**design.v**
```verilog
`timescale 1ns / 1ps
module add_sub #(parameter WIDTH = 15)(
input signed [WIDTH:0] a,b,
input sel, 
output signed [WIDTH:0] out
);
wire [WIDTH+1:0] sum;
assign sum = sel?a-b:a+b;
assign out = {sum[WIDTH+1],sum[WIDTH-1:0]};
endmodule
`timescale 1ns / 1ps
module mux #(parameter WIDTH = 15)(
input [WIDTH:0] a,b,
input sel,
output [WIDTH:0]out
);
assign out = sel?b:a;
endmodule
`timescale 1ns / 1ps
module shifter#(parameter WIDTH = 15)(
input signed [WIDTH:0] a,
output signed [WIDTH:0] b,
input m , 
input [3:0] i
);
assign b = m? (a)>>>i :((i!=0)?(a)>>>(i-1):a);
endmodule
`timescale 1ns / 1ps
module rom#(parameter WIDTH = 15)(
input clk,
input sel ,
input [3:0] i,
output [WIDTH:0] rom_out
    );
 reg [WIDTH:0] rom_mem [0:19] ;
 initial begin
 rom_mem[0] =  16'b0000010000000000;
 rom_mem[1] =  16'b0000001000000000;
 rom_mem[2] =  16'b0000000100000000;
 rom_mem[3] =  16'b0000000010000000;
 rom_mem[4] =  16'b0000000001000000;
 rom_mem[5] =  16'b0000000000100000;
 rom_mem[6] =  16'b0000000000010000;
 rom_mem[7] =  16'b0000000000001000;
 rom_mem[8] =  16'b0000000000000100;
 rom_mem[9] =  16'b0000000000000010;
 rom_mem[10] =  16'b0000001000110010;
 rom_mem[11] =  16'b0000000100000110;
 rom_mem[12] =  16'b0000000010000001;
 rom_mem[13] =  16'b0000000001000000;
 rom_mem[14] =  16'b0000000000100000;
 rom_mem[15] =  16'b0000000000010000;
 rom_mem[16] =  16'b0000000000001000;
 rom_mem[17] =  16'b0000000000000100;
 rom_mem[18] =  16'b0000000000000010;
 rom_mem[19] =  16'b0000000000000001;
 end   
 assign rom_out = sel?rom_mem[i+9]:rom_mem[i-1];
endmodule
`timescale 1ns / 1ps
module recon_controlpath(
input clk,reset,
output reg selmx,selmy,selmz,
output reg [3:0]  i
);
reg start;
always @ (posedge clk) begin
    if(reset) begin 
        i <= 0;
        selmx <= 0;
        selmy <= 0;
        selmz <= 0; 
        start <= 1;
    end
    else if(start) begin
        if(i!=0) begin
        selmx <= 1;
        selmy <= 1;
        selmz <= 1; 
        end
        if(i != 10) begin
         i <= i+1;
        end
        else if (i==10) begin
            start <= 0;
            i <= 0;
            selmx <= 0;
            selmy <= 0;
            selmz <= 0; 
        end
    end
end
endmodule
`timescale 1ns / 1ps
module recon_datapath#(parameter WIDTH = 15)(
input clk,
input m,div,
input [WIDTH:0] Xo,Yo,Zo ,
input selmx,selmy,selmz,
output reg [WIDTH:0] Xout,Yout, Zout,
input [WIDTH:0] z_rom,
input [3:0] i
);
wire [WIDTH:0] x_mux, y_mux , z_mux;
wire [WIDTH:0] x_asout, y_asout , z_asout; 
wire [WIDTH:0] x_fout;
mux m_x(Xo , Xout , selmx , x_mux);
mux m_y(Yo , Yout , selmy , y_mux);
mux m_z(Zo , Zout , selmz , z_mux);
reg [WIDTH:0] Xi , Yi , Zi;
wire di = div?(~y_mux[15]):z_mux[15];
always @ (posedge clk) begin 
if(i!=0) begin
    Xout <= x_fout;
    Yout <= y_asout;
    Zout <= z_asout;
end
end
wire [WIDTH:0] x_sft, y_sft; 
shifter shftx(x_mux ,x_sft ,m, i);
shifter shfty(y_mux ,y_sft,m, i);
add_sub X_as(x_mux , y_sft ,di, x_asout);
add_sub Y_as(y_mux , x_sft ,di, y_asout);
add_sub Z_as(z_mux , z_rom ,~(di), z_asout);
mux m_xout(x_mux, x_asout , m , x_fout);
endmodule
`timescale 1ns / 1ps
module recon#(parameter WIDTH = 15)(
input clk,reset,m,div,
input [WIDTH:0] Xo, Yo ,Zo,
output [WIDTH:0] Xout , Yout , Zout,
output [3:0] i
);
wire selmx,selmy,selmz;
wire [WIDTH:0] rom_out ;
recon_datapath dt(clk,m,div,Xo,Yo,Zo,selmx, selmy,selmz,Xout, Yout, Zout ,rom_out, i);
recon_controlpath ct(clk,reset,selmx,selmy,selmz,i);
rom rm(clk,m,i,rom_out);
endmodule
`timescale 1ns / 1ps
module latch#(parameter WIDTH=15)(
input [WIDTH:0] Xout,Yout,Zout,
input [3:0] i,
input clk,reset,
output reg [WIDTH:0] X_H,Y_H,Z_H,
input af_en);
always@(posedge clk) begin
    if(reset) begin
        X_H<=16'b0;
        Y_H<=16'b0;
        Z_H<=16'b0;
    end
    else if(i==10&af_en)begin
        X_H<=16'b0000010011010100;
        Y_H<=16'b0;
        Z_H<=Yout;
    end
end
endmodule
`timescale 1ns / 1ps
module ResetLogic#(parameter WIDTH=15 )(
input ext_reset,
input clk,
output reg reset1,reset2,reset3,complete
);
reg [5:0] counter;
always@(posedge clk)begin
    if(ext_reset) begin
        reset1<=1;
        reset2<=1;
        reset3 <=1;
        complete <= 0;
        counter<=0;
    end
    else if(counter==0)begin
        counter<=counter+1;
        reset1<=0;
    end
    else if(counter==11) begin
        reset2<=0;
        counter <= counter + 1;
    end
    else if (counter == 22) begin 
        reset3 <= 0;
        counter <= counter + 1;
    end
    else if(counter ==33) begin
        complete <= 1;
    end
    else if(counter <34) begin 
        counter <= counter + 1;
    end
end
endmodule
`timescale 1ns / 1ps
module Neuron#(parameter WIDTH=15)(
input [WIDTH:0] Xo,Yo,Zo,
input clk,reset,
output [WIDTH:0] Sin_H,Cos_H,Z, 
output reset3,complete,
output [WIDTH:0] Yout,
input af_en
);
wire reset1,reset2;
wire zz;
assign Z=Yout;
wire[WIDTH:0] Xout,Zout;
wire [3:0] i1,i2;
wire [WIDTH:0] X_H,Y_H,Z_H;
reg [3:0] i1_d;
ResetLogic RL(reset,clk,reset1,reset2,reset3,complete);
recon linear(clk,reset1,1'b0,1'b0,Xo, Yo ,Zo,Xout , Yout , Zout, i1);
always @(posedge clk) i1_d <= i1;
latch l1(Xout,Yout,Zout, i1_d,clk,reset1,X_H,Y_H,Z_H,af_en);
recon hyperbolic(clk,reset2,1'b1,1'b0,X_H,Y_H,Z_H,Cos_H,Sin_H,zz,i2);
endmodule
`timescale 1ns / 1ps
module recon_top_level#(parameter WIDTH = 15)( 
input [WIDTH:0] Xo, Zo , Yo,
input clk,
input ext_reset,
input [1:0] sel,
output [WIDTH:0] mac_out,
output [WIDTH:0] f,
input af_en,
output complete
);
wire [WIDTH:0] z, coshz, sinhz;
wire reset3;
Neuron #(WIDTH)inneuron(Xo,Yo,Zo,clk,ext_reset, sinhz,coshz,z,reset3,complete,mac_out,af_en);
wire sign_z=z[WIDTH];
wire [WIDTH:0]relu ;
assign relu=sign_z?0:z;
wire [WIDTH:0] ez, ez_1;
add_sub #(WIDTH) adder1(coshz, sinhz, sel[0], ez);
add_sub #(WIDTH) adder2(ez, 16'b0000010000000000, sel[0], ez_1);
wire [WIDTH:0] w2,w3;
wire [WIDTH:0] divisor , dividend;
mux  #(WIDTH)m1(ez, coshz, sel[0], w2);
mux #(WIDTH) m2(ez_1, sinhz, sel[0], w3);
wire [WIDTH:0] div_out;
assign divisor =  {w3[15], (w3[14:0]>>2) };
assign dividend = {w2[15], (w2[14:0]>>2) };
wire [WIDTH:0] X_divout,Y_divout;
recon #(WIDTH) r_div(
 clk,reset3,1'b0,1'b1,
divisor, dividend ,16'b0,
 X_divout , Y_divout , div_out
);
assign f=sel[1]?(sel[0]?mac_out:relu):div_out;  
endmodule
```
**run.sh**
```bash
#!/bin/bash
# the make line also repeats each setting of config.mk as NAME=value (left out here)
make -C /OpenROAD-flow-scripts/flow DESIGN_CONFIG=/design/flow/config.mk WORK_HOME=/design/flow/orfs CLKGATE_MAP_FILE= finish
```
**config.mk**
```make
export PLATFORM = sky130hd
export DESIGN_NAME = recon_top_level
export DESIGN_NICKNAME = recon_top_level
export VERILOG_FILES = /design/flow/design.v
export SDC_FILE = /design/flow/constraint.sdc
export NUM_CORES = 4
export LEC_CHECK = 0
export ABC_AREA = 1
export CAP_MARGIN = 20
export CORE_MARGIN = 2
export CORE_UTILIZATION = 66
export CTS_CLUSTER_SIZE = 99
export SLEW_MARGIN = 20
```
**constraint.sdc**
```tcl
create_clock -name core_clock -period 5.77 [get_ports {clk}]
set_input_delay 1.1540 -clock core_clock [delete_from_list [all_inputs] [get_ports {clk}]]
set_output_delay 1.1540 -clock core_clock [all_outputs]
set_load 0.01 [all_outputs]
```
==> results of run 1 <==
==> timing repair <==
| action | CTS | global route |
|---|---|---|
| cloned | 2 | 0 |
| pin swaps | 95 | 103 |
| buffers inserted | 52 | 27 |
| gates resized | 145 | 135 |
| hold buffers | 0 | 0 |
| endpoints found under the setup margin | 19 | 28 |
==> per-stage QoR <==
| step | hold WS (ns) | util |
|---|---|---|
| floorplan | 0.400 | - |
| global placement | 0.431 | 0.789 |
| detailed placement | 0.434 | 0.789 |
| CTS | 0.468 | 0.847 |
| global route | 0.478 | 0.871 |
| finish | 0.469 | 0.871 |
==> layer usage <==
layer,global-route usage,vias to the layer above,share of wire
met3,0.0820,541,0.12
met1,0.508,10200,0.35
li1,-,10000,-
met2,0.749,1791,0.46
met4,0.268,2,0.080
met5,0,-,0.00016
==> cell type report <==
class / instances / share of cell area
inverter: 375 / 0.0564
timing repair buffer: 446 / 0.147
multi-input combinational: 2152 / 0.538
antenna: 3 / 0.000299
clock inverter: 13 / 0.00592
tap: 384 / 0.0191
sequential: 199 / 0.216
clock buffer: 19 / 0.0181
==> job_summary.md, run 1 <==
### Metrics collected by this job

| Metric | Value |
|---|---|
| Logic family by area | simple AND/OR/NAND/NOR gates |
| Count of cells along the worst register-to-register path | roughly 50 |
| Logic power comb | 2.86 mW |
| Init Core Util | 0.675 |
| Data required time of the worst path | approximately 6 ns |
| Post-synth tally of flip-flops with integrated enable | ~140 |
| 1st-iter DRT viols | 3,465 |
| Actual slew at the worst max-slew pin | around 1.2 ns |
| Pins over their slew limit | 0 |
| Power dissipated by switching net loads | 2.45 mW |
| Footprint of the multi-input gates | 13,500 um^2 |
| Endpoint class of the critical path | flop |
| Crit-path most repeated cell | nand2_1 |
| Largest Pwr Group | combinational cells |
| Largest voltage drop on the vdd net | around 0.00029 V |
| Library cell used as clock root buffer | clkbuf_16 |
| Total placed instance area | between 20,000 and 25,000 um^2 |
| Detail-routed net length per standard cell | 20.5 um |
| Wire length of the first global-routing pass | between 100,000 and 150,000 um |
| Via count of the first global-routing pass | approximately 22,000 |
| Mean Syn Cell Area | roughly 7 um^2 |
| Most instantiated cells after synthesis | 722 x nand2_1, 360 x inv_1, 226 x nor2_1 |
| Std-Cell Core Area | between 20,000 and 30,000 um^2 |
| Vias per inst | 6.28 |
| Logic gate share of total power | 0.466 |
| Total Routed Length | roughly 74,000 um |
| Placement Setup Slack | -1.77 ns |
| Power Density | around 240 nW/um^2 |
| Net Count, Synth | roughly 3,000 |
| Routability-driven placement congestion ratio | a little under 1 |
| Dpl cells | between 3,000 and 4,000 |
| Cell count after synthesis | 2,819 |
| P_seq | just under 2 mW |
| Final TNS setup | -13.21 ns |
| Flop2flop setup slack | -1.36 ns |
| CP Depth | about 50 |
| Overall die area | 30,900 um^2 |
| Power share of the sequential group | 0.323 |
| Sinks on Clock Net | approximately 200 |
| Total Nets Final | between 3,000 and 4,000 |
| Clk slew on worst S/H paths | around 0.09 ns |
| Failing Checks | negative setup slack |
| Overall die height | between 150 and 200 um |
| Rows | about 62 |
| Adder-cell area share of the yosys netlist | 0.108 |
| Async set-or-reset flop fraction in the synthesized netlist | 0 |
| Yosys warns | 7 |
| Path type of the worst min-delay path | flop to flop |
| CP Launch Type | flop |
| Max stage delay cell, worst path | edfxtp_1 |
| Startpoint of the lowest-slack register-to-register path | inneuron.hyperbolic.dt.Yout[1] |
| Final setup slack of the worst path | -1.36 ns |
| Overall via count from detail_route | around 23,000 |
| Count of state elements after synthesis | between 150 and 200 |
| Outcome | complete, but fails checks |
| Chip area line of the yosys report | approximately 20,000 um^2 |
| Max-Slew Margin vs Limit | 0.229 |
| XOR/XNOR share of the synthesized area | 0.0909 |
| Number of antenna violations at the first check in global routing | 4 |
| Number of buffers on the longest clock path | 2 |
| Buf+Inv Stages, Crit Path | 7 |
| Termination of the worst setup path | r_div.dt.Yout[15] |
| Largest cells by area | edfxtp_1 22%, nand2_1 14%, ha_1 10%, inv_1 6.9%, xor2_1 6.7% |
| Post-route ant nets | 0 |
| Share of synthesized cell area in and-or and or-and compound cells | 0.151 |
| Area grow syn2layout | 29.1% |
| Critical Path Source | inneuron.hyperbolic.dt.Yout[1] |
| Number of maximum-capacitance violations | 0 |
| Capture point of the worst reg-to-reg path | r_div.dt.Yout[15] |
| Final hold viol count | 0 |
| Iteration count of the initial detailed-routing pass | 10 |
| Worst Clk Skew | 0.0189 ns |
| Part of the power in the clock network | 0.211 |
| Cell accounting for the most synthesized area | edfxtp_1 |
| Non-Filler Cell Area, Final | 25,100 um^2 |
| DRC violation count after routing | 0 |
| Clock period minus worst slack | a little over 7 ns |
| Htree depth | 4 |
| MUX share of area | 0.00411 |
| Pin count of the biggest net entering global routing | 56 |
| Maximum cell stage delay along the critical path | around 0.51 ns |
| Max Freq | about 140 MHz |
| Filler instances | between 1,000 and 1,500 |
| Clock latency at the later pin of the worst-skew pair | about 0.48 ns |
| Detailed Place HPWL | between 40,000 and 50,000 um |
| Tool warnings | between 40 and 50 |
| Port Buffers | approximately 85 |
| Post-route non-filler standard cell count | ~3,600 |
| Total chip power | 6.13 mW |
| Die extent in x | 176 um |
| Cell family contributing the most delay on the critical path | simple AND/OR/NAND/NOR gates |
| Final critical-path share of the clock period | 1.24 |
| Internal Power | between 3 and 4 mW |
| Hold wc startpoint | inneuron.RL.complete |
| Top fanout value on the critical path | 4 |
| Leftover overflow at the end of global routing | 0 |
| CTS tree | yes |
| Clock net power | 1.29 mW |
| Most used flip-flop cell | edfxtp_1 |
| Number of standard cells reported by yosys | roughly 2,800 |
| GRT Util Overall | 0.438 |
| RSZ-0062 raised after global routing | yes |
| Area of the mapped netlist | between 15,000 and 20,000 um^2 |
| Yosys simple share | 0.274 |
| Switching portion of total power | 0.400 |
| Boundary pin count | approximately 86 |
| Classification of the worst setup path | flop to flop |
| TritonCTS Buffers | 17 |
| Number of endpoints failing setup at the final stage | 21 |
| Most common cell in the netlist | nand2_1 |
| Sequential cell area fraction in the yosys report | 0.279 |
| Storage element area | 5430 um^2 |
| Pleak | 12.1 nW |
| End point of the most critical hold path | inneuron.RL.complete |
| WHS Path Cells | 2 |
| Arr. time, crit path | approximately 7.4 ns |
| Number of distinct library cells after synthesis | 61 |
| Dominant cell area share | 0.222 |
==> run 2, diff against run 1 <==
- ABC_AREA: 1 -> default
- CORE_UTILIZATION: 66 -> 68
- CTS_CLUSTER_SIZE: 99 -> default
- clock period: 5.77 -> 6.87 ns (I/O delays scaled with it)
==> job_summary.md, run 2 <==
### Metrics collected by this job

| Metric | Value |
|---|---|
| Outcome | complete, but fails checks |
| Failing Checks | negative setup slack |
| DRC violation count after routing | 0 (unchanged) |
| WHS Path Cells | 2 (unchanged) |
| Post-route ant nets | 0 (unchanged) |
| Most common cell in the netlist | nand2_1 |
| Startpoint of the lowest-slack register-to-register path | inneuron.hyperbolic.dt.Yout[0] |
| Overall die area | 31,100 um^2 (+0.81%) |
| Area of the mapped netlist | 20,200 um^2 (+3.9%) |
| Placement Setup Slack | -1.47 ns (+0.301 ns) |
| Port Buffers | 85 (unchanged) |
| Top fanout value on the critical path | 6 (+2) |
| Logic family by area | AND-OR/OR-AND gates |
| Hold buffer count at CTS | 0 (unchanged) |
| Clock net power | 1.07 mW (-17%) |
| Crit-path most repeated cell | a21oi_2 |
| Total Routed Length | 74,800 um (+1.4%) |
| Hold wc startpoint | inneuron.l1.Z_H[2] |
| Power Density | 203 nW/um^2 (-17%) |
| GRT Util Overall | 0.445 (+0.00694) |
| Chip area line of the yosys report | 20,200 um^2 (+3.9%) |
| Die extent in x | 176 um (+0.40%) |
| Overall die height | 176 um (+0.40%) |
| Sequential cell area fraction in the yosys report | 0.268 (-0.0104) |
| Hold WS | 0.464 ns (-0.00511 ns) |
| Worst Clk Skew | 0.0154 ns (-0.00354 ns) |
| Boundary pin count | 86 (unchanged) |
| Dominant cell area share | 0.214 (-0.00830) |
| CP Launch Type | primary input |
| Clk slew on worst S/H paths | 0.08 ns (about the same) |
| Buf+Inv Stages, Crit Path | 5 (-2) |
| Iteration count of the initial detailed-routing pass | 8 (-2) |
| Library cell used as clock root buffer | clkbuf_16 |
| Yosys simple share | 0.177 (-0.0970) |
| MUX share of area | 0.106 (+0.102) |
| Mean Syn Cell Area | 8.27 um^2 (+20%) |
| TritonCTS Buffers | 17 (unchanged) |
| Power dissipated by switching net loads | 1.99 mW (-19%) |
| P_seq | 1.67 mW (-16%) |
| Power share of the sequential group | 0.332 (+0.009) |
| Clock latency at the later pin of the worst-skew pair | 0.48 ns (about the same) |
| Std-Cell Core Area | 29,500 um^2 (+2.2%) |
| Arr. time, crit path | 8.12 ns (+0.75 ns) |
| Flop2flop setup slack | -1.01 ns (+0.35 ns) |
| Final TNS setup | -4.88 ns (+8.33 ns) |
| Clock period minus worst slack | between 7 and 8 ns |
| End point of the most critical hold path | inneuron.l1.Z_H[2] |
| Count of cells along the worst register-to-register path | 39 (-22%) |
| Largest voltage drop on the vdd net | 0.000308 V (+7.2%) |
| Endpoint class of the critical path | flop |
| Routability-driven placement congestion ratio | 0.993 (+3.1%) |
| Number of buffers on the longest clock path | 2 (unchanged) |
| Share of synthesized cell area in and-or and or-and compound cells | 0.211 (+0.0600) |
| 1st-iter DRT viols | 2,927 (-16%) |
| Largest cells by area | edfxtp_1 21%, ha_1 9.7%, xnor2_1 5.8%, dfxtp_1 5.4%, nand2_1 5.4% |
| Pin count of the biggest net entering global routing | 36 (-36%) |
| Actual slew at the worst max-slew pin | 1.07 ns (-0.0816 ns) |
| Utilization after layout | 0.842 (-0.0295) |
| Number of antenna violations at the first check in global routing | 2 (-2) |
| Area grow syn2layout | 22.7% |
| Count of state elements after synthesis | 199 (unchanged) |
| Pins over their slew limit | 0 (unchanged) |
| Wire length of the first global-routing pass | 109,000 um (+1.3%) |
| Tool warnings | 49 (unchanged) |
| Detailed Place HPWL | 50,600 um (+6.6%) |
| CTS tree | yes |
| CP Depth | 39 (-22%) |
| Most instantiated cells after synthesis | 293 x nand2_1, 223 x nor2_1, 218 x a21oi_1 |
| Sinks on Clock Net | 199 (unchanged) |
| Largest Pwr Group | combinational cells |
| Classification of the worst setup path | primary input to flop |
| Max Freq | roughly 130 MHz |
| Vias per inst | 6.85 (+9.0%) |
| Cell accounting for the most synthesized area | edfxtp_1 |
| Init Core Util | 0.686 (+0.0114) |
| Pleak | 10.2 nW (-16%) |
| Termination of the worst setup path | r_div.dt.Yout[15] |
| Number of endpoints failing setup at the final stage | 12 (-43%) |
| Final critical-path share of the clock period | 1.15 (-0.0879) |
| Max-Slew Margin vs Limit | 0.282 (+0.0529) |
| Htree depth | 4 (unchanged) |
| Total chip power | 5.04 mW (-18%) |
| Final hold viol count | 0 (unchanged) |
| Cell family contributing the most delay on the critical path | AND-OR/OR-AND gates |
| Detail-routed net length per standard cell | 23.6 um (+15%) |
| Post-synth tally of flip-flops with integrated enable | 144 (unchanged) |
| Max stage delay cell, worst path | or4_1 |
| Number of distinct library cells after synthesis | 99 (+62%) |
| Number of maximum-capacitance violations | 0 (unchanged) |
| Part of the power in the clock network | 0.212 (about the same) |
| Yosys warns | 7 (unchanged) |
| Capture point of the worst reg-to-reg path | r_div.dt.Yout[15] |
| Number of standard cells reported by yosys | 2,447 (-13%) |
| Data required time of the worst path | 7.10 ns (+1.09 ns) |
| Adder-cell area share of the yosys netlist | 0.104 (-0.00404) |
| Final setup slack of the worst path | -1.02 ns (+0.345 ns) |
| Switching portion of total power | 0.395 (-0.00517) |
| Total Nets Final | 2,981 (-13%) |
| Cell count after synthesis | 2,447 (-13%) |
| Logic power comb | 2.30 mW (-20%) |
| Internal Power | 3.05 mW (-17%) |
| Logic gate share of total power | 0.457 (-0.009) |
| Critical Path Source | sel[0] |
| Net Count, Synth | 2,664 (-12%) |
| Maximum cell stage delay along the critical path | 0.41 ns (-0.10 ns) |
| Path type of the worst min-delay path | flop to flop |
| Async set-or-reset flop fraction in the synthesized netlist | 0 (unchanged) |
| XOR/XNOR share of the synthesized area | 0.0851 (-0.00575) |
| RSZ-0062 raised after global routing | yes |
| Most used flip-flop cell | edfxtp_1 |
| Via count of the first global-routing pass | 20,600 (-5.2%) |
| Rows | 63 (+1.6%) |
| Leftover overflow at the end of global routing | 0 (unchanged) |
| Overall via count from detail_route | 21,700 (-3.8%) |
-- run 2: layout make-up --
class,instances,area (um^2)
antenna,1,2.50
clock buffer,18,430
clock inverter,14,150
fill,1659,4660
inverter,143,541
multi-input combinational,1989,14400
sequential,199,5430
tap,390,488
timing repair buffer,414,3390
-- run 2: what timing repair did --
action	CTS	global route
buffers inserted	39	26
resized	48	78
pin swaps	39	66
endpoints found under the setup margin	15	20
endpoints found under the hold margin	0	0
-- run 2: routing by layer --
metal	vias to the layer above	part of all wire	track usage
met5	-	0.00036	0
met4	4	0.076	0.229
met3	507	0.11	0.0876
met2	1782	0.46	0.741
met1	9994	0.35	0.548
li1	9413	-	-
-- run 2: metrics by stage --
step	cell area (um^2)	instances
global placement	23300	3078
global route	24800	3167
finish	24800	3168
floorplan	20400	2447
detailed placement	23300	3079
CTS	24300	3150
==> run 3, diff against run 2 <==
- CAP_MARGIN: 20 -> 0
- CELL_PAD_IN_SITES_DETAIL_PLACEMENT: default -> 0
- CELL_PAD_IN_SITES_GLOBAL_PLACEMENT: default -> 0
- CORE_MARGIN: 2 -> 4
- CORE_UTILIZATION: 68 -> 44
- GPL_ROUTABILITY_DRIVEN: default -> 0
- GPL_TIMING_DRIVEN: default -> 1
- HOLD_SLACK_MARGIN: default -> 0.12
- clock period: 6.87 -> 10.7 ns (I/O delays scaled with it)
==> job_summary.md, run 3 <==
### Metrics collected by this job

| Metric | Value |
|---|---|
| Arr. time, crit path | 10.21 ns (+2.09 ns) |
| Overall die area | 49,500 um^2 (+59%) |
| Library cell used as clock root buffer | clkbuf_16 |
| P_seq | 1.06 mW (-37%) |
| Power dissipated by switching net loads | 1.08 mW (-46%) |
| Total Routed Length | 57,700 um (-23%) |
| Utilization after layout | 0.489 (-0.352) |
| Cell resize tally after clock tree synthesis | 0 (-100%) |
| Detail-routed net length per standard cell | 18.8 um (-21%) |
| Yosys simple share | 0.177 (unchanged) |
| Count of state elements after synthesis | 199 (unchanged) |
| CTS tree | yes |
| 1st-iter DRT viols | 1,785 (-39%) |
| Logic gate share of total power | 0.395 (-0.062) |
| Tool warnings | 44 (-10%) |
| Via count of the first global-routing pass | 17,100 (-17%) |
| Post-route ant nets | 0 (unchanged) |
| Boundary pin count | 86 (unchanged) |
| Hold buffer count at CTS | 0 (unchanged) |
| Maximum cell stage delay along the critical path | 0.50 ns (+0.09 ns) |
| Internal Power | 1.82 mW (-40%) |
| CP Depth | 37 (-5.1%) |
| Count of cells along the worst register-to-register path | 37 (-5.1%) |
| End point of the most critical hold path | inneuron.RL.reset1 |
| Sinks on Clock Net | 199 (unchanged) |
| RSZ-0062 raised after global routing | no |
| Number of standard cells reported by yosys | 2,447 (unchanged) |
| Dominant cell area share | 0.214 (unchanged) |
| Rows | 78 (+24%) |
| Clock period minus worst slack | approximately 10 ns |
| Flop2flop setup slack | 1.05 ns (+2.06 ns) |
| GRT Util Overall | 0.227 (-0.217) |
| Mean Syn Cell Area | 8.27 um^2 (unchanged) |
| Post-route non-filler standard cell count | 3,076 (-2.9%) |
| Logic power comb | 1.15 mW (-50%) |
| Std-Cell Core Area | 45,400 um^2 (+54%) |
| Largest voltage drop on the vdd net | 0.000133 V (-57%) |
| Cell family contributing the most delay on the critical path | AND-OR/OR-AND gates |
| Adder-cell area share of the yosys netlist | 0.104 (unchanged) |
| Post-CTS setup buffer count | 0 (-100%) |
| Overall die height | 222 um (+26%) |
| Most instantiated cells after synthesis | 293 x nand2_1, 223 x nor2_1, 218 x a21oi_1 |
| Hold WS | 0.457 ns (-0.00732 ns) |
| Port Buffers | 85 (unchanged) |
| Pin count of the biggest net entering global routing | 56 (+56%) |
| Power Density | 131 nW/um^2 (-36%) |
| DRC violation count after routing | 0 (unchanged) |
| Async set-or-reset flop fraction in the synthesized netlist | 0 (unchanged) |
| Worst Clk Skew | 0.0207 ns (+0.00529 ns) |
| Clock net power | 0.691 mW (-35%) |
| Most used flip-flop cell | edfxtp_1 |
| Sequential cell area fraction in the yosys report | 0.268 (unchanged) |
| Outcome | complete, no violations |
| Die extent in x | 222 um (+26%) |
| Chip area line of the yosys report | 20,200 um^2 (unchanged) |
| Pins over their slew limit | 0 (unchanged) |
| Total chip power | 2.90 mW (-43%) |
| Logic family by area | AND-OR/OR-AND gates |
| CP Launch Type | primary input |
| Actual slew at the worst max-slew pin | 1.02 ns (-0.0471 ns) |
| Capture point of the worst reg-to-reg path | r_div.dt.Yout[15] |
| Top fanout value on the critical path | 20 (+14) |
| Switching portion of total power | 0.373 (-0.0219) |
| Number of antenna violations at the first check in global routing | 0 (-2) |
| Number of maximum-capacitance violations | 0 (unchanged) |
| Init Core Util | 0.446 (-0.240) |
| Cell accounting for the most synthesized area | edfxtp_1 |
| Path type of the worst min-delay path | flop to flop |
| Overall via count from detail_route | 18,100 (-16%) |
| Max stage delay cell, worst path | a221oi_2 |
| Dpl cells | 3,044 (-1.1%) |
| Number of buffers on the longest clock path | 2 (unchanged) |
| Power share of the sequential group | 0.366 (+0.034) |
| Yosys warns | 7 (unchanged) |
| Total Nets Final | 2,680 (-10%) |
| Iteration count of the initial detailed-routing pass | 6 (-2) |
| Number of distinct library cells after synthesis | 99 (unchanged) |
| Cell count after synthesis | 2,447 (unchanged) |
| Critical Path Source | sel[0] |
| Number of endpoints failing setup at the final stage | 0 (-12) |
| Antenna diode count | 0 (-1) |
| Part of the power in the clock network | 0.238 (+0.026) |
| Final TNS setup | 0 ns (+4.88 ns) |
| Vias per inst | 5.90 (-14%) |
| Crit-path most repeated cell | a21oi_1 |
| Clock latency at the later pin of the worst-skew pair | 0.50 ns (+0.02 ns) |
| Endpoint class of the critical path | flop |
| Leftover overflow at the end of global routing | 0 (unchanged) |
| WHS Path Cells | 1 (-1) |
| Area of the mapped netlist | 20,200 um^2 (unchanged) |
| Share of synthesized cell area in and-or and or-and compound cells | 0.211 (unchanged) |
| Hold wc startpoint | inneuron.RL.reset1 |
| Max Freq | between 100 and 150 MHz |
| Area grow syn2layout | 9.79% |
| Data required time of the worst path | 10.95 ns (+3.85 ns) |
| Final critical-path share of the clock period | 0.931 (-0.217) |
| XOR/XNOR share of the synthesized area | 0.0851 (unchanged) |
| TritonCTS Buffers | 17 (unchanged) |
| Largest Pwr Group | combinational cells |
| Net Count, Synth | 2,664 (unchanged) |
| Pleak | 8.56 nW (-16%) |
| MUX share of area | 0.106 (unchanged) |
| Final hold viol count | 0 (unchanged) |
| Startpoint of the lowest-slack register-to-register path | inneuron.hyperbolic.dt.Yout[3] |
| Classification of the worst setup path | primary input to flop |
| Buf+Inv Stages, Crit Path | 2 (-3) |
| Post-synth tally of flip-flops with integrated enable | 144 (unchanged) |
| Htree depth | 4 (unchanged) |
| Wire length of the first global-routing pass | 91,400 um (-16%) |
| Termination of the worst setup path | r_div.dt.Yout[15] |
| Largest cells by area | edfxtp_1 21%, ha_1 9.7%, xnor2_1 5.8%, dfxtp_1 5.4%, nand2_1 5.4% |
| Most common cell in the netlist | nand2_1 |
| Max-Slew Margin vs Limit | 0.317 (+0.0353) |
| Detailed Place HPWL | 44,100 um (-13%) |
| Clk slew on worst S/H paths | 0.08 ns (about the same) |
-- run 3: routing by layer --
metal | up-vias | track usage | share of wire
met1 | 8543 | 0.303 | 0.44
met3 | 134 | 0.0344 | 0.058
met4 | 0 | 0.0909 | 0.039
met2 | 656 | 0.372 | 0.46
li1 | 8815 | - | -
met5 | - | 0 | 0
-- run 3: metrics by stage --
| step | instance area, um^2 | setup WS (ns) |
|---|---|---|
| after floorplan | 20200 | 0.783 |
| after global placement | 21600 | 0.641 |
| after detailed placement | 21600 | 0.345 |
| after CTS | 22200 | 0.899 |
| after global routing | 22200 | 0.0626 |
| final | 22200 | 0.736 |
-- run 3: cell type report --
cell class / instances / area (um^2)
Sequential cell: 199 / 5430
Inverter: 143 / 537
Clock buffer: 17 / 425
Fill cell: 4383 / 23200
Clock inverter: 15 / 181
Tap cell: 600 / 751
Multi-Input combinational cell: 1989 / 13800
Timing Repair Buffer: 113 / 1060
==> run 4, diff against run 3 <==
- ABC_AREA: default -> 1
- CAP_MARGIN: 0 -> 20
- CELL_PAD_IN_SITES_DETAIL_PLACEMENT: 0 -> default
- CELL_PAD_IN_SITES_GLOBAL_PLACEMENT: 0 -> default
- CORE_ASPECT_RATIO: default -> 0.5
- CORE_MARGIN: 4 -> 6
- CORE_UTILIZATION: 44 -> 45
- CTS_CLUSTER_DIAMETER: default -> 246
- CTS_CLUSTER_SIZE: default -> 100
- GPL_TIMING_DRIVEN: 1 -> default
- HOLD_SLACK_MARGIN: 0.12 -> default
- MAX_ROUTING_LAYER: default -> met4
- MIN_ROUTING_LAYER: default -> met1
- PLACE_DENSITY_LB_ADDON: default -> 0.28
- SETUP_SLACK_MARGIN: default -> 3.83
- SLEW_MARGIN: 20 -> 0
- TNS_END_PERCENT: default -> 35
- clock period: 10.7 -> 12.9 ns (I/O delays scaled with it)
==> job_summary.md, run 4 <==
### Metrics collected by this job

| Metric | Value |
|---|---|
| Outcome | complete, no violations |
| Power dissipated by switching net loads | 0.902 mW (-17%) |
| Internal Power | 1.47 mW (-19%) |
| Critical Path Source | sel[0] |
| Area grow syn2layout | 10.6% |
| Count of cells along the worst register-to-register path | 34 (-8.1%) |
| Classification of the worst setup path | primary input to flop |
| Most used flip-flop cell | edfxtp_1 |
| Clock net power | 0.596 mW (-14%) |
| Antenna diode count | 0 (unchanged) |
| Storage element area | 5430 um^2 (about the same) |
| Number of maximum-capacitance violations | 0 (unchanged) |
| Via count of the first global-routing pass | 17,000 (-0.72%) |
| Pleak | 10.3 nW (+20%) |
| Most instantiated cells after synthesis | 722 x nand2_1, 360 x inv_1, 226 x nor2_1 |
| GRT Util Overall | 0.212 (-0.0150) |
| Detail-routed net length per standard cell | 15.3 um (-19%) |
| Chip area line of the yosys report | 19,500 um^2 (-3.7%) |
| Boundary pin count | 86 (unchanged) |
| Filler instances | 4,266 (-2.7%) |
| CP Launch Type | primary input |
| Rows | 53 (-32%) |
| Vias per inst | 5.28 (-10%) |
| Iteration count of the initial detailed-routing pass | 8 (+2) |
| Endpoint class of the critical path | flop |
| P_seq | 0.870 mW (-20%) |
| Tool warnings | 44 (unchanged) |
| Buf+Inv Stages, Crit Path | 7 (+5) |
| Post-synth tally of flip-flops with integrated enable | 144 (unchanged) |
| Power share of the sequential group | 0.366 (about the same) |
| Startpoint of the lowest-slack register-to-register path | inneuron.linear.ct.i[0] |
| Sequential cell area fraction in the yosys report | 0.279 (+0.0104) |
| Overall die area | 48,700 um^2 (-1.5%) |
| Capture point of the worst reg-to-reg path | inneuron.linear.dt.Yout[15] |
| Total Nets Final | 3,069 (+15%) |
| Final TNS setup | 0 ns (unchanged) |
| Cell accounting for the most synthesized area | edfxtp_1 |
| Clock latency at the later pin of the worst-skew pair | 0.47 ns (-0.03 ns) |
| Flop2flop setup slack | 5.42 ns (+4.37 ns) |
| Footprint of the multi-input gates | 12,300 um^2 (-11%) |
| Sinks on Clock Net | 199 (unchanged) |
| End point of the most critical hold path | inneuron.hyperbolic.ct.i[2] |
| Share of synthesized cell area in and-or and or-and compound cells | 0.151 (-0.0600) |
| Hold buffer count at CTS | 0 (unchanged) |
| Adder-cell area share of the yosys netlist | 0.108 (+0.00404) |
| Wire length of the first global-routing pass | 84,600 um (-7.4%) |
| Clk slew on worst S/H paths | 0.09 ns (about the same) |
| Overall die height | 159 um (-28%) |
| Top fanout value on the critical path | 14 (-30%) |
| Final critical-path share of the clock period | 0.661 (-0.270) |
| Power Density | 110 nW/um^2 (-15%) |
| Max-Slew Margin vs Limit | 0.312 (-0.00495) |
| Final hold viol count | 0 (unchanged) |
| Number of standard cells reported by yosys | 2,819 (+15%) |
| TritonCTS Buffers | 17 (unchanged) |
| Max Freq | 117 MHz |
| Largest cells by area | edfxtp_1 22%, nand2_1 14%, ha_1 10%, inv_1 6.9%, xor2_1 6.7% |
| Path type of the worst min-delay path | flop to flop |
| RSZ-0062 raised after global routing | no |
| Pins over their slew limit | 0 (unchanged) |
| Worst Clk Skew | 0.0147 ns (-0.00594 ns) |
| Htree depth | 4 (unchanged) |
| Dominant cell area share | 0.222 (+0.00830) |
| Largest voltage drop on the vdd net | 0.0000748 V (-44%) |
| Logic gate share of total power | 0.383 (-0.012) |
| Largest Pwr Group | combinational cells |
| Leftover overflow at the end of global routing | 0 (unchanged) |
| Area of the mapped netlist | 19,500 um^2 (-3.7%) |
| Net Count, Synth | 3,036 (+14%) |
| Cell family contributing the most delay on the critical path | simple AND/OR/NAND/NOR gates |
| MUX share of area | 0.00411 (-0.102) |
| Yosys warns | 7 (unchanged) |
| WHS Path Cells | 1 (unchanged) |
| Mean Syn Cell Area | 6.91 um^2 (-16%) |
| Number of buffers on the longest clock path | 2 (unchanged) |
| Post-route ant nets | 0 (unchanged) |
| Max stage delay cell, worst path | fa_2 |
| Overall via count from detail_route | 18,200 (+0.21%) |
| CTS tree | yes |
| DRC violation count after routing | 0 (unchanged) |
| Crit-path most repeated cell | nand2_1 |
| Logic family by area | simple AND/OR/NAND/NOR gates |
| Yosys simple share | 0.274 (+0.0970) |
| Init Core Util | 0.460 (+0.0145) |
| Number of antenna violations at the first check in global routing | 0 (unchanged) |
| Number of distinct library cells after synthesis | 61 (-38%) |
| Maximum cell stage delay along the critical path | 0.42 ns (-0.08 ns) |
| Total Routed Length | 52,600 um (-8.9%) |
| Number of endpoints failing setup at the final stage | 0 (unchanged) |
| Part of the power in the clock network | 0.251 (+0.013) |
| CP Depth | 49 (+32%) |
| Die extent in x | 306 um (+38%) |
| Count of state elements after synthesis | 199 (unchanged) |
| XOR/XNOR share of the synthesized area | 0.0909 (+0.00575) |
| Data required time of the worst path | 13.12 ns (+2.17 ns) |
| Actual slew at the worst max-slew pin | 1.03 ns (+0.00601 ns) |
| 1st-iter DRT viols | 1,460 (-18%) |
| Port Buffers | 85 (unchanged) |
| Logic power comb | 0.911 mW (-21%) |
| Detailed Place HPWL | 39,800 um (-9.7%) |
| Arr. time, crit path | 8.75 ns (-1.46 ns) |
| Utilization after layout | 0.509 (+0.0198) |
| Hold wc startpoint | inneuron.RL.reset2 |
| Clock period minus worst slack | roughly 8.5 ns |
| Switching portion of total power | 0.379 (+0.00648) |
| Cell count after synthesis | 2,819 (+15%) |
| Async set-or-reset flop fraction in the synthesized netlist | 0 (unchanged) |
| Pin count of the biggest net entering global routing | 61 (+8.9%) |
| Termination of the worst setup path | r_div.dt.Yout[15] |
| Library cell used as clock root buffer | clkbuf_16 |
| Std-Cell Core Area | 42,300 um^2 (-6.8%) |
| Most common cell in the netlist | nand2_1 |
[run 4: cell type report]
| class | instances | area share |
|---|---|---|
| multi-input combinational | 2154 | 0.571 |
| inverter | 375 | 0.0655 |
| clock buffer | 18 | 0.0209 |
| tap | 577 | 0.0335 |
| timing repair buffer | 103 | 0.0468 |
| sequential | 199 | 0.252 |
| timing repair inverter | 2 | 0.000465 |
| clock inverter | 14 | 0.00958 |
[run 4: routing by layer]
| layer | routed length [um] | global-route usage | up-vias |
|---|---|---|---|
| li1 | - | - | 9324 |
| met1 | 24500 | 0.282 | 8243 |
| met2 | 24100 | 0.346 | 544 |
| met3 | 2660 | 0.0269 | 76 |
| met4 | 1240 | 0.0534 | 0 |
| met5 | 0 | - | - |
[run 4: per-stage QoR]
step	instances	power (mW)	setup WS, ns	cell area, um^2	hold slack, ns
floorplan	2819	1.52	3.99	19500	0.400
global placement	3398	1.77	2.64	20700	0.434
detailed placement	3398	1.78	2.48	20700	0.434
CTS	3437	2.39	3.84	21500	0.448
global route	3442	2.54	3.76	21500	0.474
finish	3442	2.38	4.37	21500	0.452
[run 4: repair_timing]
item                                    CTS  global route
resized                                   5            12
cloned                                    3             3
pin swaps                                 0             0
endpoints found under the hold margin     0             0
buffers inserted                          4             1
endpoints found under the setup margin    9             6
==> run 5, diff against run 4 <==
- ABC_AREA: 1 -> default
- CORE_ASPECT_RATIO: 0.5 -> default
- CORE_MARGIN: 6 -> 2
- CORE_UTILIZATION: 45 -> 58
- CTS_CLUSTER_DIAMETER: 246 -> default
- CTS_CLUSTER_SIZE: 100 -> default
- GPL_ROUTABILITY_DRIVEN: 0 -> default
- HOLD_SLACK_MARGIN: default -> 0.29
- MAX_ROUTING_LAYER: met4 -> default
- MIN_ROUTING_LAYER: met1 -> default
- PLACE_DENSITY_LB_ADDON: 0.28 -> default
- SETUP_SLACK_MARGIN: 3.83 -> -0.49
- SLEW_MARGIN: 0 -> 20
- TNS_END_PERCENT: 35 -> default
- clock period: 12.9 -> 6.68 ns (I/O delays scaled with it)
==> job_summary.md, run 5 <==
### Metrics collected by this job

| Metric | Value |
|---|---|
| Top fanout value on the critical path | 4 (-10) |
| Power Density | 201 nW/um^2 (+82%) |
| Outcome | complete, but fails checks |
| Mean Syn Cell Area | 8.27 um^2 (+20%) |
| CTS tree | yes |
| Sinks on Clock Net | 199 (unchanged) |
| Max-Slew Margin vs Limit | 0.237 (-0.0747) |
| Logic gate share of total power | 0.444 (+0.061) |
| RSZ-0062 raised after global routing | yes |
| Htree depth | 4 (unchanged) |
| Power dissipated by switching net loads | 1.84 mW (+100%) |
| Cell accounting for the most synthesized area | edfxtp_1 |
| Largest cells by area | edfxtp_1 21%, ha_1 9.7%, xnor2_1 5.8%, dfxtp_1 5.4%, nand2_1 5.4% |
| Final hold viol count | 0 (unchanged) |
| Path type of the worst min-delay path | flop to flop |
| Library cell used as clock root buffer | clkbuf_16 |
| Leftover overflow at the end of global routing | 0 (unchanged) |
| Number of antenna violations at the first check in global routing | 0 (unchanged) |
| Max stage delay cell, worst path | or4_4 |
| Logic family by area | AND-OR/OR-AND gates |
| CP Launch Type | flop |
| Worst Clk Skew | 0.0162 ns (+0.00142 ns) |
| Capture point of the worst reg-to-reg path | r_div.dt.Yout[15] |
| Clock period minus worst slack | 7.70 ns |
| Utilization after layout | 0.722 (+0.212) |
| Number of distinct library cells after synthesis | 99 (+62%) |
| Count of cells along the worst register-to-register path | 37 (+8.8%) |
| Port Buffers | 85 (unchanged) |
| Hold wc startpoint | inneuron.l1.Z_H[0] |
| Classification of the worst setup path | flop to flop |
| 1st-iter DRT viols | 1,783 (+22%) |
| Buf+Inv Stages, Crit Path | 4 (-3) |
| Termination of the worst setup path | r_div.dt.Yout[15] |
| Number of buffers on the longest clock path | 2 (unchanged) |
| Routability-driven placement congestion ratio | ~0.95 |
| Pleak | 10.2 nW (-0.80%) |
| Largest voltage drop on the vdd net | 0.000219 V (+190%) |
| Non-Filler Cell Area, Final | 24,900 um^2 (+15%) |
| Total placed instance area | 23,700 um^2 (+14%) |
| Die extent in x | 191 um (-38%) |
| CP Depth | 37 (-24%) |
| TritonCTS Buffers | 17 (unchanged) |
| Rows | 68 (+28%) |
| Failing Checks | negative setup slack |
| Filler instances | 2,719 (-36%) |
| Most instantiated cells after synthesis | 293 x nand2_1, 223 x nor2_1, 218 x a21oi_1 |
| Logic power comb | 2.21 mW (+140%) |
| Total Nets Final | 2,997 (-2.3%) |
| Largest Pwr Group | combinational cells |
| Vias per inst | 6.05 (+14%) |
| Area of the mapped netlist | 20,200 um^2 (+3.9%) |
| Clock net power | 1.07 mW (+80%) |
| Yosys warns | 7 (unchanged) |
| Overall via count from detail_route | 19,600 (+8.0%) |
| Hold buffer count at CTS | 0 (unchanged) |
| Max Freq | 130 MHz |
| Std-Cell Core Area | 34,500 um^2 (-19%) |
| Number of standard cells reported by yosys | 2,447 (-13%) |
| Critical Path Source | inneuron.hyperbolic.dt.Yout[0] |
| Flop2flop setup slack | -1.02 ns (-6.44 ns) |
| Clock latency at the later pin of the worst-skew pair | 0.47 ns (about the same) |
| Crit-path most repeated cell | a21oi_2 |
| Antenna diode count | 0 (unchanged) |
| End point of the most critical hold path | inneuron.l1.Z_H[0] |
| Final critical-path share of the clock period | 1.15 (+0.492) |
| Iteration count of the initial detailed-routing pass | 6 (-2) |
| Clk slew on worst S/H paths | 0.08 ns (about the same) |
| Arr. time, crit path | 7.91 ns (-0.84 ns) |
| Endpoint class of the critical path | flop |
| Overall die area | 36,400 um^2 (-25%) |
| P_seq | 1.70 mW (+95%) |
| Adder-cell area share of the yosys netlist | 0.104 (-0.00404) |
| Power share of the sequential group | 0.341 (-0.025) |
| Hold WS | 0.460 ns (+0.00802 ns) |
| Share of synthesized cell area in and-or and or-and compound cells | 0.211 (+0.0600) |
| Async set-or-reset flop fraction in the synthesized netlist | 0 (unchanged) |
| Storage element area | 5430 um^2 (about the same) |
| Via count of the first global-routing pass | 18,900 (+11%) |
| Pins over their slew limit | 0 (unchanged) |
| Tool warnings | 49 (+11%) |
| Number of maximum-capacitance violations | 0 (unchanged) |
| Footprint of the multi-input gates | 14,200 um^2 (+16%) |
| Total Routed Length | 63,700 um (+21%) |
| Init Core Util | 0.587 (+0.127) |
| Internal Power | 3.15 mW (+110%) |
| Sequential cell area fraction in the yosys report | 0.268 (-0.0104) |
| XOR/XNOR share of the synthesized area | 0.0851 (-0.00575) |
| GRT Util Overall | 0.345 (+0.132) |
| Wire length of the first global-routing pass | 99,000 um (+17%) |
| Net Count, Synth | 2,664 (-12%) |
| Actual slew at the worst max-slew pin | 1.13 ns (+0.0991 ns) |
| Detailed Place HPWL | 48,800 um (+22%) |
| Final setup slack of the worst path | -1.02 ns (-5.39 ns) |
| Detail-routed net length per standard cell | 19.6 um (+28%) |
| Chip area line of the yosys report | 20,200 um^2 (+3.9%) |
| Most common cell in the netlist | nand2_1 |
| DRC violation count after routing | 0 (unchanged) |
| Overall die height | 191 um (+20%) |
| Post-route ant nets | 0 (unchanged) |
| Cell family contributing the most delay on the critical path | AND-OR/OR-AND gates |
| Area grow syn2layout | 22.9% |
| Boundary pin count | 86 (unchanged) |
| Maximum cell stage delay along the critical path | 0.59 ns (+0.17 ns) |
| Cell count after synthesis | 2,447 (-13%) |
| Pin count of the biggest net entering global routing | 49 (-20%) |
| MUX share of area | 0.106 (+0.102) |
| Switching portion of total power | 0.369 (-0.0108) |
| Yosys simple share | 0.177 (-0.0970) |
| Data required time of the worst path | 6.89 ns (-6.23 ns) |
| Part of the power in the clock network | 0.215 (-0.036) |
| Number of endpoints failing setup at the final stage | 12 (+12) |
| Dominant cell area share | 0.214 (-0.00830) |
| Most used flip-flop cell | edfxtp_1 |
| Startpoint of the lowest-slack register-to-register path | inneuron.hyperbolic.dt.Yout[0] |
| Count of state elements after synthesis | 199 (unchanged) |
| Post-synth tally of flip-flops with integrated enable | 144 (unchanged) |
| WHS Path Cells | 2 (+1) |
run 5: timing repair:
action / CTS / global route
buffers inserted: 24 / 12
gates resized: 22 / 72
endpoints found under the setup margin: 8 / 13
pin swaps: 27 / 36
cloned: 0 / 0
endpoints found under the hold margin: 0 / 0
run 5: metal layers:
metal | part of all wire | track usage
met1 | 0.42 | 0.446
met2 | 0.48 | 0.586
met3 | 0.067 | 0.0493
met4 | 0.034 | 0.123
met5 | 0 | 0
run 5: stage by stage:
step	TNS [ns]	total power [mW]	setup WS, ns	cells
floorplan	-6.57	2.97	-1.32	2447
global placement	-8.72	3.73	-1.31	3183
detailed placement	-12.07	3.82	-1.51	3183
CTS	-4.77	4.93	-0.901	3239
global route	-10.17	5.23	-1.38	3248
finish	-4.65	4.99	-1.02	3248
run 5: cell type report:
class | instances | share of cell area
clock inverter | 13 | 0.00549
clock buffer | 19 | 0.0182
sequential | 199 | 0.218
inverter | 143 | 0.0218
timing repair buffer | 430 | 0.140
multi-input combinational | 1989 | 0.573
tap | 455 | 0.0229
==> run 6, diff against run 5 <==
- ABC_AREA: default -> 1
- CAP_MARGIN: 20 -> 15
- CORE_UTILIZATION: 58 -> 72
- CTS_CLUSTER_DIAMETER: default -> 374
- CTS_CLUSTER_SIZE: default -> 99
- HOLD_SLACK_MARGIN: 0.29 -> default
- PLACE_DENSITY: default -> 0.41
- SETUP_SLACK_MARGIN: -0.49 -> 0.9
- TNS_END_PERCENT: default -> 10
- clock period: 6.68 -> 6.08 ns (I/O delays scaled with it)
==> job_summary.md, run 6 <==
### Metrics collected by this job

| Metric | Value |
|---|---|
| Post-synth tally of flip-flops with integrated enable | 144 (unchanged) |
| Outcome | complete, but fails checks |
| Yosys simple share | 0.274 (+0.0970) |
| Iteration count of the initial detailed-routing pass | 22 (+16) |
| Overall die area | 28,400 um^2 (-22%) |
| Largest voltage drop on the vdd net | 0.000280 V (+27%) |
| MUX share of area | 0.00411 (-0.102) |
| Chip area line of the yosys report | 19,500 um^2 (-3.7%) |
| Power share of the sequential group | 0.332 (-0.009) |
| Actual slew at the worst max-slew pin | 1.18 ns (+0.0478 ns) |
| Most common cell in the netlist | nand2_1 |
| Classification of the worst setup path | primary input to flop |
| Cell accounting for the most synthesized area | edfxtp_1 |
| Port Buffers | 85 (unchanged) |
| Std-Cell Core Area | 26,700 um^2 (-22%) |
| Area grow syn2layout | 22.8% (about the same) |
| Max-Slew Margin vs Limit | 0.212 (-0.0248) |
| Async set-or-reset flop fraction in the synthesized netlist | 0 (unchanged) |
| CP Launch Type | primary input |
| Clock net power | 1.27 mW (+19%) |
| Max Freq | ~140 MHz |
| Overall die height | 168 um (-12%) |
| Mean Syn Cell Area | 6.91 um^2 (-16%) |
| Init Core Util | 0.729 (+0.142) |
| Hold wc startpoint | inneuron.RL.reset2 |
| Logic family by area | simple AND/OR/NAND/NOR gates |
| DRC violation count after routing | 0 (unchanged) |
| Dpl cells | 3,374 (+6.0%) |
| Pins over their slew limit | 0 (unchanged) |
| Largest Pwr Group | combinational cells |
| Termination of the worst setup path | r_div.dt.Yout[13] |
| Most instantiated cells after synthesis | 722 x nand2_1, 360 x inv_1, 226 x nor2_1 |
| Rows | 60 (-12%) |
| Sequential cell area fraction in the yosys report | 0.279 (+0.0104) |
| Logic gate share of total power | 0.443 (about the same) |
| Switching portion of total power | 0.405 (+0.0361) |
| Sinks on Clock Net | 199 (unchanged) |
| Count of cells along the worst register-to-register path | 51 (+38%) |
| Final critical-path share of the clock period | 1.14 (-0.00967) |
| Count of state elements after synthesis | 199 (unchanged) |
| Arr. time, crit path | 7.20 ns (-0.71 ns) |
| Overall via count from detail_route | 22,400 (+14%) |
| Cell family contributing the most delay on the critical path | simple AND/OR/NAND/NOR gates |
| Via count of the first global-routing pass | 21,400 (+13%) |
| Final setup slack of the worst path | -0.871 ns (+0.151 ns) |
| Number of distinct library cells after synthesis | 61 (-38%) |
| Number of standard cells reported by yosys | 2,819 (+15%) |
| 1st-iter DRT viols | 3,757 (+110%) |
| P_seq | 1.87 mW (+10%) |
| RSZ-0062 raised after global routing | yes |
| Number of endpoints failing setup at the final stage | 16 (+4) |
| TritonCTS Buffers | 17 (unchanged) |
| Maximum cell stage delay along the critical path | 0.33 ns (-0.26 ns) |
| End point of the most critical hold path | inneuron.hyperbolic.ct.i[2] |
| Pleak | 11.6 nW (+14%) |
| Non-Filler Cell Area, Final | 23,900 um^2 (-3.8%) |
| Total chip power | 5.64 mW (+13%) |
| Detailed Place HPWL | 45,400 um (-6.9%) |
| Number of buffers on the longest clock path | 2 (unchanged) |
| Tool warnings | 49 (unchanged) |
| Post-route ant nets | 0 (unchanged) |
| Cell count after synthesis | 2,819 (+15%) |
| Detail-routed net length per standard cell | 20.5 um (+4.7%) |
| Total Nets Final | 3,305 (+10%) |
| Path type of the worst min-delay path | flop to flop |
| Number of maximum-capacitance violations | 0 (unchanged) |
| Number of antenna violations at the first check in global routing | 4 (+4) |
| Crit-path most repeated cell | nand2_1 |
| Endpoint class of the critical path | flop |
| Data required time of the worst path | 6.33 ns (-0.56 ns) |
| Vias per inst | 6.50 (+7.6%) |
| Worst Clk Skew | 0.0286 ns (+0.0124 ns) |
| Largest cells by area | edfxtp_1 22%, nand2_1 14%, ha_1 10%, inv_1 6.9%, xor2_1 6.7% |
| Post-route non-filler standard cell count | 3,446 (+6.1%) |
| Critical Path Source | sel[0] |
| Failing Checks | negative setup slack |
| Area of the mapped netlist | 19,500 um^2 (-3.7%) |
| Max stage delay cell, worst path | ha_1 |
| Adder-cell area share of the yosys netlist | 0.108 (+0.00404) |
| Final hold viol count | 0 (unchanged) |
| Hold WS | 0.460 ns (-0.000514 ns) |
| Filler instances | 1,340 (-51%) |
| Die extent in x | 168 um (-12%) |
| Clock period minus worst slack | approximately 7.0 ns |
| Wire length of the first global-routing pass | 105,000 um (+6.0%) |
| Share of synthesized cell area in and-or and or-and compound cells | 0.151 (-0.0600) |
| GRT Util Overall | 0.462 (+0.118) |
| Internal Power | 3.35 mW (+6.5%) |
| Htree depth | 4 (unchanged) |
| Logic power comb | 2.50 mW (+13%) |
| CP Depth | 45 (+22%) |
| Placement Setup Slack | -1.40 ns (+0.106 ns) |
| Routability-driven placement congestion ratio | 1.03 (+8.1%) |
| Total Routed Length | 70,800 um (+11%) |
| Top fanout value on the critical path | 9 (+5) |
| Power Density | 236 nW/um^2 (+17%) |
| Capture point of the worst reg-to-reg path | r_div.dt.Yout[13] |
| Clock latency at the later pin of the worst-skew pair | 0.48 ns (about the same) |
| WHS Path Cells | 1 (-1) |
| Boundary pin count | 86 (unchanged) |
| Power dissipated by switching net loads | 2.28 mW (+24%) |
| CTS tree | yes |
| Net Count, Synth | 3,036 (+14%) |
| Yosys warns | 7 (unchanged) |
| Part of the power in the clock network | 0.225 (+0.010) |
| Startpoint of the lowest-slack register-to-register path | inneuron.hyperbolic.dt.Yout[0] |
| Flop2flop setup slack | -0.87 ns (+0.15 ns) |
| Total placed instance area | 22,200 um^2 (-6.3%) |
| Library cell used as clock root buffer | clkbuf_16 |
| Dominant cell area share | 0.222 (+0.00830) |
| Leftover overflow at the end of global routing | 0 (unchanged) |
| Buf+Inv Stages, Crit Path | 8 (+4) |
| Clk slew on worst S/H paths | 0.11 ns (+0.03 ns) |
| Pin count of the biggest net entering global routing | 66 (+35%) |
| XOR/XNOR share of the synthesized area | 0.0909 (+0.00575) |
| Most used flip-flop cell | edfxtp_1 |
[run 6: metal layers]
metal | part of all wire | wire [um] | vias up | track usage
li1 | - | - | 9804 | -
met1 | 0.33 | 23600 | 10000 | 0.528
met2 | 0.45 | 31800 | 1920 | 0.774
met3 | 0.13 | 9210 | 669 | 0.118
met4 | 0.088 | 6210 | 0 | 0.299
met5 | 0 | 0 | - | 0
[run 6: cell type report]
| class | instances | area [um^2] | share of cell area |
|---|---|---|---|
| Antenna cell | 4 | 10.0 | 0.000418 |
| Clock buffer | 17 | 425 | 0.0178 |
| Clock inverter | 15 | 200 | 0.00837 |
| Inverter | 375 | 1420 | 0.0594 |
| Multi-Input combinational cell | 2151 | 13100 | 0.546 |
| Sequential cell | 199 | 5430 | 0.227 |
| Tap cell | 341 | 427 | 0.0178 |
| Timing Repair Buffer | 344 | 2950 | 0.123 |
[run 6: what timing repair did]
item	in CTS	in global routing
hold buffers	0	0
setup endpoints to repair	33	47
pin swaps	71	63
gates cloned	2	0
resized	131	74
buffers inserted	23	11
[run 6: metrics by stage]
stage | TNS (ns) | utilization
6_report | -7.40 | 0.895
4_1_cts | -1.38 | 0.881
3_3_place_gp | -11.10 | 0.829
5_1_grt | -13.69 | 0.895
2_1_floorplan | -2.95 | -
3_5_place_dp | -14.85 | 0.829
==> run 7, diff against run 6 <==
- ABC_AREA: 1 -> 0
- CAP_MARGIN: 15 -> 20
- CELL_PAD_IN_SITES_DETAIL_PLACEMENT: default -> 1
- CELL_PAD_IN_SITES_GLOBAL_PLACEMENT: default -> 2
- CORE_UTILIZATION: 72 -> 40
- CTS_CLUSTER_DIAMETER: 374 -> 57
- CTS_CLUSTER_SIZE: 99 -> 83
- GPL_ROUTABILITY_DRIVEN: default -> 0
- GPL_TIMING_DRIVEN: default -> 1
- MAX_ROUTING_LAYER: default -> met4
- PLACE_DENSITY: 0.41 -> default
- SETUP_SLACK_MARGIN: 0.9 -> default
- TNS_END_PERCENT: 10 -> 15
- clock period: 6.08 -> 8.31 ns (I/O delays scaled with it)
==> job_summary.md, run 7 <==
### Metrics collected by this job

| Metric | Value |
|---|---|
| Outcome | complete, no violations |
| Most common cell in the netlist | nand2_1 |
| TritonCTS Buffers | 17 (unchanged) |
| Total placed instance area | 22,600 um^2 (+2.1%) |
| Iteration count of the initial detailed-routing pass | 5 (-77%) |
| Clock period minus worst slack | ~8 ns |
| Number of antenna violations at the first check in global routing | 1 (-3) |
| Largest voltage drop on the vdd net | 0.000187 V (-33%) |
| Share of synthesized cell area in and-or and or-and compound cells | 0.211 (+0.0600) |
| Number of maximum-capacitance violations | 0 (unchanged) |
| P_seq | 1.37 mW (-27%) |
| Overall die area | 52,400 um^2 (+85%) |
| Area grow syn2layout | 16.1% |
| Net Count, Synth | 2,664 (-12%) |
| Termination of the worst setup path | r_div.dt.Yout[15] |
| Crit-path most repeated cell | a21oi_2 |
| Tool warnings | 47 (-4.1%) |
| Boundary pin count | 86 (unchanged) |
| Detail-routed net length per standard cell | 20.8 um (+1.1%) |
| Pins over their slew limit | 0 (unchanged) |
| Yosys warns | 7 (unchanged) |
| Number of buffers on the longest clock path | 2 (unchanged) |
| Final hold viol count | 0 (unchanged) |
| Power share of the sequential group | 0.351 (+0.019) |
| Number of distinct library cells after synthesis | 99 (+62%) |
| Flop2flop setup slack | 0.42 ns (+1.29 ns) |
| Cell family contributing the most delay on the critical path | AND-OR/OR-AND gates |
| Arr. time, crit path | 8.22 ns (+1.02 ns) |
| XOR/XNOR share of the synthesized area | 0.0851 (-0.00575) |
| Rows | 82 (+37%) |
| Max-Slew Margin vs Limit | 0.319 (+0.107) |
| Clock latency at the later pin of the worst-skew pair | 0.51 ns (+0.03 ns) |
| Power Density | 166 nW/um^2 (-30%) |
| Power dissipated by switching net loads | 1.49 mW (-35%) |
| End point of the most critical hold path | inneuron.l1.Z_H[11] |
| Critical Path Source | sel[0] |
| Number of endpoints failing setup at the final stage | 0 (-16) |
| Wire length of the first global-routing pass | 108,000 um (+2.7%) |
| Classification of the worst setup path | primary input to flop |
| Capture point of the worst reg-to-reg path | r_div.dt.Yout[15] |
| Hold wc startpoint | inneuron.l1.Z_H[11] |
| Part of the power in the clock network | 0.242 (+0.017) |
| Detailed Place HPWL | 53,400 um (+18%) |
| Cell count after synthesis | 2,447 (-13%) |
| Path type of the worst min-delay path | flop to flop |
| Buf+Inv Stages, Crit Path | 3 (-5) |
| Leftover overflow at the end of global routing | 0 (unchanged) |
| Dominant cell area share | 0.214 (-0.00830) |
| Logic family by area | AND-OR/OR-AND gates |
| Hold buffer count at CTS | 0 (unchanged) |
| Die extent in x | 229 um (+36%) |
| Largest Pwr Group | combinational cells |
| Cell accounting for the most synthesized area | edfxtp_1 |
| Yosys simple share | 0.177 (-0.0970) |
| Post-route ant nets | 0 (unchanged) |
| Clk slew on worst S/H paths | 0.09 ns (-0.02 ns) |
| Total chip power | 3.90 mW (-31%) |
| CP Launch Type | primary input |
| Pleak | 9.21 nW (-20%) |
| Overall die height | 229 um (+36%) |
| Endpoint class of the critical path | flop |
| Chip area line of the yosys report | 20,200 um^2 (+3.9%) |
| Final critical-path share of the clock period | 0.958 (-0.185) |
| Max Freq | 126 MHz |
| Final setup slack of the worst path | 0.346 ns (+1.22 ns) |
| Sequential cell area fraction in the yosys report | 0.268 (-0.0104) |
| Via count of the first global-routing pass | 19,200 (-10%) |
| Internal Power | 2.41 mW (-28%) |
| Final TNS setup | 0 ns (+7.40 ns) |
| Worst Clk Skew | 0.0181 ns (-0.0105 ns) |
| Adder-cell area share of the yosys netlist | 0.104 (-0.00404) |
| Htree depth | 4 (unchanged) |
| Max stage delay cell, worst path | or4_1 |
| Utilization after layout | 0.469 (-0.426) |
| Count of cells along the worst register-to-register path | 39 (-24%) |
| Logic gate share of total power | 0.406 (-0.037) |
| Actual slew at the worst max-slew pin | 1.02 ns (-0.157 ns) |
| Non-Filler Cell Area, Final | 23,500 um^2 (-1.8%) |
| Logic power comb | 1.58 mW (-37%) |
| Most used flip-flop cell | edfxtp_1 |
| Init Core Util | 0.404 (-0.325) |
| Total Routed Length | 67,900 um (-4.0%) |
| Area of the mapped netlist | 20,200 um^2 (+3.9%) |
| Pin count of the biggest net entering global routing | 56 (-15%) |
| Switching portion of total power | 0.383 (-0.0222) |
| WHS Path Cells | 2 (+1) |
| CTS tree | yes |
| GRT Util Overall | 0.267 (-0.195) |
| Placement Setup Slack | -0.273 ns (+1.13 ns) |
| Largest cells by area | edfxtp_1 21%, ha_1 9.7%, xnor2_1 5.8%, dfxtp_1 5.4%, nand2_1 5.4% |
| Std-Cell Core Area | 50,100 um^2 (+87%) |
| Startpoint of the lowest-slack register-to-register path | inneuron.hyperbolic.dt.Yout[1] |
| Total Nets Final | 2,802 (-15%) |
| Mean Syn Cell Area | 8.27 um^2 (+20%) |
| CP Depth | 39 (-13%) |
| Port Buffers | 85 (unchanged) |
| Top fanout value on the critical path | 11 (+2) |
| Sinks on Clock Net | 199 (unchanged) |
| Data required time of the worst path | 8.57 ns (+2.24 ns) |
| Clock net power | 0.945 mW (-26%) |
| Library cell used as clock root buffer | clkbuf_16 |
| Vias per inst | 5.70 (-12%) |
| Count of state elements after synthesis | 199 (unchanged) |
| Maximum cell stage delay along the critical path | 0.40 ns (+0.07 ns) |
| Most instantiated cells after synthesis | 293 x nand2_1, 223 x nor2_1, 218 x a21oi_1 |
| 1st-iter DRT viols | 1,000 (-73%) |
| Number of standard cells reported by yosys | 2,447 (-13%) |
| Post-synth tally of flip-flops with integrated enable | 144 (unchanged) |
| MUX share of area | 0.106 (+0.102) |
| DRC violation count after routing | 0 (unchanged) |
| Overall via count from detail_route | 18,700 (-17%) |
| Async set-or-reset flop fraction in the synthesized netlist | 0 (unchanged) |
[run 7: what timing repair did]
item	4_1_cts	5_1_grt
gates resized	0	34
setup buffers	0	7
endpoints found under the setup margin	0	5
[run 7: final cells by class]
cell class,count,area [um^2]
Clock inverter,15,226
Clock buffer,17,425
Antenna cell,1,2.50
Fill cell,6027,26600
Inverter,143,538
Tap cell,672,841
Timing Repair Buffer,235,1980
Multi-Input combinational cell,1989,14000
Sequential cell,199,5430
[run 7: metal layers]
layer | wire, um | part of all wire | vias to the layer above | track usage
li1 | - | - | 9073 | -
met1 | 30600 | 0.45 | 9142 | 0.338
met2 | 33100 | 0.49 | 360 | 0.445
met3 | 2190 | 0.032 | 82 | 0.0306
met4 | 1940 | 0.029 | 0 | 0.0862
met5 | 0 | 0 | - | -
[run 7: per-stage QoR]
step                      cells  hold slack (ns)
after floorplan            2447            0.329
after global placement     3231            0.451
after detailed placement   3231            0.451
after CTS                  3263            0.466
after global routing       3271            0.478
final                      3271            0.464
Power and IR drop assume default switching activity.
